v39:
// sha1_exec
module sha1_exec(clk, reset, start, data_in, load_in, cv, 
  use_prev_cv, busy, out_valid, cv_next);
==> flow/config.mk <==
export PLATFORM = sky130hd
export DESIGN_NAME = sha1_exec
export DESIGN_NICKNAME = sha1_exec
export VERILOG_FILES = /design/flow/design.v
export SDC_FILE = /design/flow/constraint.sdc
export NUM_CORES = 4
export LEC_CHECK = 0
export CAP_MARGIN = 30
export CELL_PAD_IN_SITES_GLOBAL_PLACEMENT = 0
export CORE_ASPECT_RATIO = 1.34
export CORE_MARGIN = 2
export CORE_UTILIZATION = 72
export CTS_CLUSTER_SIZE = 85
export GPL_ROUTABILITY_DRIVEN = 1
export MAX_ROUTING_LAYER = met4
export PLACE_DENSITY_LB_ADDON = 0.05
export SETUP_SLACK_MARGIN = 1.41
export SLEW_MARGIN = 20
==> flow/constraint.sdc <==
create_clock -name core_clock -period 4.9 [get_ports {clk}]
set_input_delay 0.9800 -clock core_clock [delete_from_list [all_inputs] [get_ports {clk}]]
set_output_delay 0.9800 -clock core_clock [all_outputs]
set_load 0.01 [all_outputs]
run.sh (not shown) runs the stock make flow with config.mk's settings and CLKGATE_MAP_FILE=.
Layout checks on v39: not met. Flow itself completed; violations: negative setup slack.
> inputs changed (v39 -> v9)
- removing CTS_CLUSTER_SIZE (formerly 85)
- changing CAP_MARGIN from 30 to 20
- removing GPL_ROUTABILITY_DRIVEN (formerly 1)
- removing CORE_ASPECT_RATIO (formerly 1.34)
- removing SETUP_SLACK_MARGIN (formerly 1.41)
- removing PLACE_DENSITY_LB_ADDON (formerly 0.05)
- removing MAX_ROUTING_LAYER (formerly met4)
- changing CORE_UTILIZATION from 72 to 40
- removing CELL_PAD_IN_SITES_GLOBAL_PLACEMENT (formerly 0)
- changing the clock period (ns, I/O delays scaled along) from 4.9 to 8.0
--- outcome ---
v9: done, clean on timing, DRC and antenna. [diff] switching component of the power, v9 relative to v39: improvement. Compared to v39, v9 has count of buffers not belonging to the clock network in the layout 315 lower. Taking v39 as the reference point, the design area of v9 falls by 0.0019 mm^2. v9 vs v39 — final-stage net count dropped by a few percent. Of v9 and v39, the run reporting the lower portion of the clock cycle consumed by the worst path in the final layout was v9. Changes observed in v9 relative to v39: power share of the clock group rose by 5.1 points, total length of routed wires fell by about 12%, detailed-route vias per instance went down about 20%.
For v48, these inputs were changed with respect to v9:
- CORE_UTILIZATION now 72, was 40
- MAX_ROUTING_LAYER now met4, previously not set
- PLACE_DENSITY now 0.66, previously not set
- the clock period (ns, I/O delays scaled along) now 4.65, was 8.0
- Across v9 and v48, a clean result was obtained everywhere but in v48.
- What the final checks of v48 revealed, after a flow that finished every stage, was a layout that fails on negative setup slack.
- Summary of v48 over v9: core utilization grew by 41 points; clock-buffer cell count shrank by 23; total iterations of the first detailed-routing run grew by 2; logic share of the area shrank by 0.73 points.
- The higher clock network power share of v9 and v48 is in v9.
- Relative to v9, growth of design area from synthesis to finish has gone up in v48.
- [compare] base=v9 new=v48: global-route usage went up by 29 points; non-clock buffer count went up by 87%; final cell area excluding filler cells went up by 4.1%; post-cts sizing count went up by 61.
Here is what was changed in the inputs of v47 compared with v48.
- putting SETUP_SLACK_MARGIN at 0.48 where nothing was set
- putting CTS_CLUSTER_SIZE at 10 where nothing was set
- putting HOLD_SLACK_MARGIN at 0.28 where nothing was set
- clearing MAX_ROUTING_LAYER, which used to be met4
- clearing PLACE_DENSITY, which used to be 0.66
- putting TNS_END_PERCENT at 5 where nothing was set
- putting ABC_AREA at 1 where nothing was set
- putting CTS_CLUSTER_DIAMETER at 397 where nothing was set
- swapping 4.65 for 3.87 in the clock period (ns, I/O delays scaled along)
--- outcome ---
- v48 → v47: storage element area saw little to no change; via count saw an increase; setup slack saw a decrease; clock insertion delay at the later pin of the skew report saw little to no change.
- v47 vs. v48: time the final worst path needs with I/O delays and setup has decreased, post-synthesis compound-gate area fraction has increased, fraction of synthesized cell area in xor and xnor cells has decreased, detailed placement HPWL has increased.
- Layout checks on v47: not met. Flow itself completed; violations: negative setup slack.
- For v48, the capture point of the critical path was rnd_reg.q[159], unlike v47, where it was rnd_reg.q[149].
- Utilization v48 -> v47: down

## build 82
sha1_exec again, from the RTL that the note above started with.
// sha1_exec
module sha1_exec(clk, reset, start, data_in, load_in, cv, 
  use_prev_cv, busy, out_valid, cv_next);
   input clk, reset;     
   input start;
   input [31:0] data_in;
   input load_in;
   input [159:0] cv;
   input use_prev_cv;
   output        busy;
   output        out_valid;
   output [159:0] cv_next;  
   reg            busy;         
   reg            out_valid;    
   reg [6:0]      rnd_cnt_d;    
   wire [6:0]     rnd_cnt_q;    
   wire [159:0]   rnd_d;        
   wire [159:0]   rnd_q;
   wire [159:0]   sha1_round_wire;   
   wire [159:0]   cv_d;         
   wire [159:0]   cv_q;         
   wire [159:0]   cv_next_d;    
   wire [159:0]   cv_next_q;
   parameter      IDLE = 2'b00;
   parameter      CALC = 2'b01;
   parameter      VALID_OUT = 2'b10;
   parameter      VALID_OUT2 = 2'b11;
   wire [1:0]     state; 
   reg [1:0]      next_state;
   wire [511:0]   w_d;
   wire [511:0]   w_q;
   wire [511:0]   w_temp;
   wire [31:0]    w;    
   wire [31:0]    w_gen_temp = w_temp[511:480] ^ w_temp[447:416] ^ 
                  w_temp[255:224] ^ w_temp[95:64];  
   wire [31:0]    w_gen = {w_gen_temp[30:0], w_gen_temp[31]};
   assign         w_d = ((load_in == 1'b1) ? w_temp :
                  ((rnd_cnt_q < 7'd15) ? w_temp : 
                  {w_gen, w_temp[479:0]}));
   assign w_temp = (state == CALC) ? {w_q[479:0], w_q[511:480]} : 
     ((load_in == 1'b1) ? {w_q[479:0], data_in} : w_q);
   assign w = w_q[511:480];
   sha1_round sha1_round(.cv_in(rnd_q), .w(w), .round(rnd_cnt_q),
                           .cv_out(sha1_round_wire));
   assign         rnd_d = ((state == CALC) ? sha1_round_wire : 
  ...
Settings: LEC_CHECK=0, ABC_AREA=1, CAP_MARGIN=30, CELL_PAD_IN_SITES_DETAIL_PLACEMENT=1, CELL_PAD_IN_SITES_GLOBAL_PLACEMENT=1, CORE_ASPECT_RATIO=1.34, CORE_MARGIN=9, CORE_UTILIZATION=60, CTS_CLUSTER_DIAMETER=233, CTS_CLUSTER_SIZE=94, GPL_ROUTABILITY_DRIVEN=1, GPL_TIMING_DRIVEN=0, HOLD_SLACK_MARGIN=0.01, MAX_ROUTING_LAYER=met4, MIN_ROUTING_LAYER=met1, PLACE_DENSITY_LB_ADDON=0.29, SETUP_SLACK_MARGIN=0.42, SLEW_MARGIN=20; clock period 11.7 ns.
Run status, build 82: aborted in global placement (3_3_place_gp), error FLW-0024
#### Input delta (build 37 over build 82)
Settings: removing MIN_ROUTING_LAYER (formerly met1); changing CORE_UTILIZATION from 60 to 40; removing CTS_CLUSTER_DIAMETER (formerly 233); removing HOLD_SLACK_MARGIN (formerly 0.01); removing GPL_TIMING_DRIVEN (formerly 0); removing CELL_PAD_IN_SITES_DETAIL_PLACEMENT (formerly 1); removing CELL_PAD_IN_SITES_GLOBAL_PLACEMENT (formerly 1); changing CORE_MARGIN from 9 to 2; removing PLACE_DENSITY_LB_ADDON (formerly 0.29); removing MAX_ROUTING_LAYER (formerly met4); removing GPL_ROUTABILITY_DRIVEN (formerly 1); removing CORE_ASPECT_RATIO (formerly 1.34); removing SETUP_SLACK_MARGIN (formerly 0.42); removing ABC_AREA (formerly 1); changing CAP_MARGIN from 30 to 20; removing CTS_CLUSTER_SIZE (formerly 94); changing the clock period (ns, I/O delays scaled along) from 11.7 to 6.97.
[summary]
- Build 37 completed; timing, DRC and antenna clean
- From build 82 to build 37 the numbers moved as follows: yosys cell count went down by 14%; core footprint went up by 47%; area of the synthesized netlist per yosys stat went down by 1400 sq um; area of the mapped netlist went down by about 2.7%; chip footprint went up by 32%.
- Taking build 82 as the reference, in build 37 synthesized netlist net count down about 13%, mux contribution to synthesized area up 4.5 points, chip width up about 32%.
Changes in build 77 relative to build 37:
Settings: swapping 40 for 60 in CORE_UTILIZATION; putting CTS_CLUSTER_DIAMETER at 397 where nothing was set; putting ABC_AREA at 1 where nothing was set; swapping 6.97 for 3.87 in the clock period (ns, I/O delays scaled along).
Notes after the runs:
Build 37 ran to completion and came out clean on the timing, DRC and antenna checks.
Build 77 -> stages 100% | layout checks FAIL | setup timing
Re multi-input gate share of total cell area: build 77 and build 37 aren't equal, and the higher value belongs to build 37.
Compared with build 37, build 77 shows a higher global-route usage.
Build 77 vs. build 37: biggest cell delay along the critical path saw an increase; worst hold margin now sits at about the same level; maximum frequency +33%; fraction of met3 tracks used by global routing increased by 4.5 points relative to the old numbers.
Power is estimated from default activity; no workload was simulated.
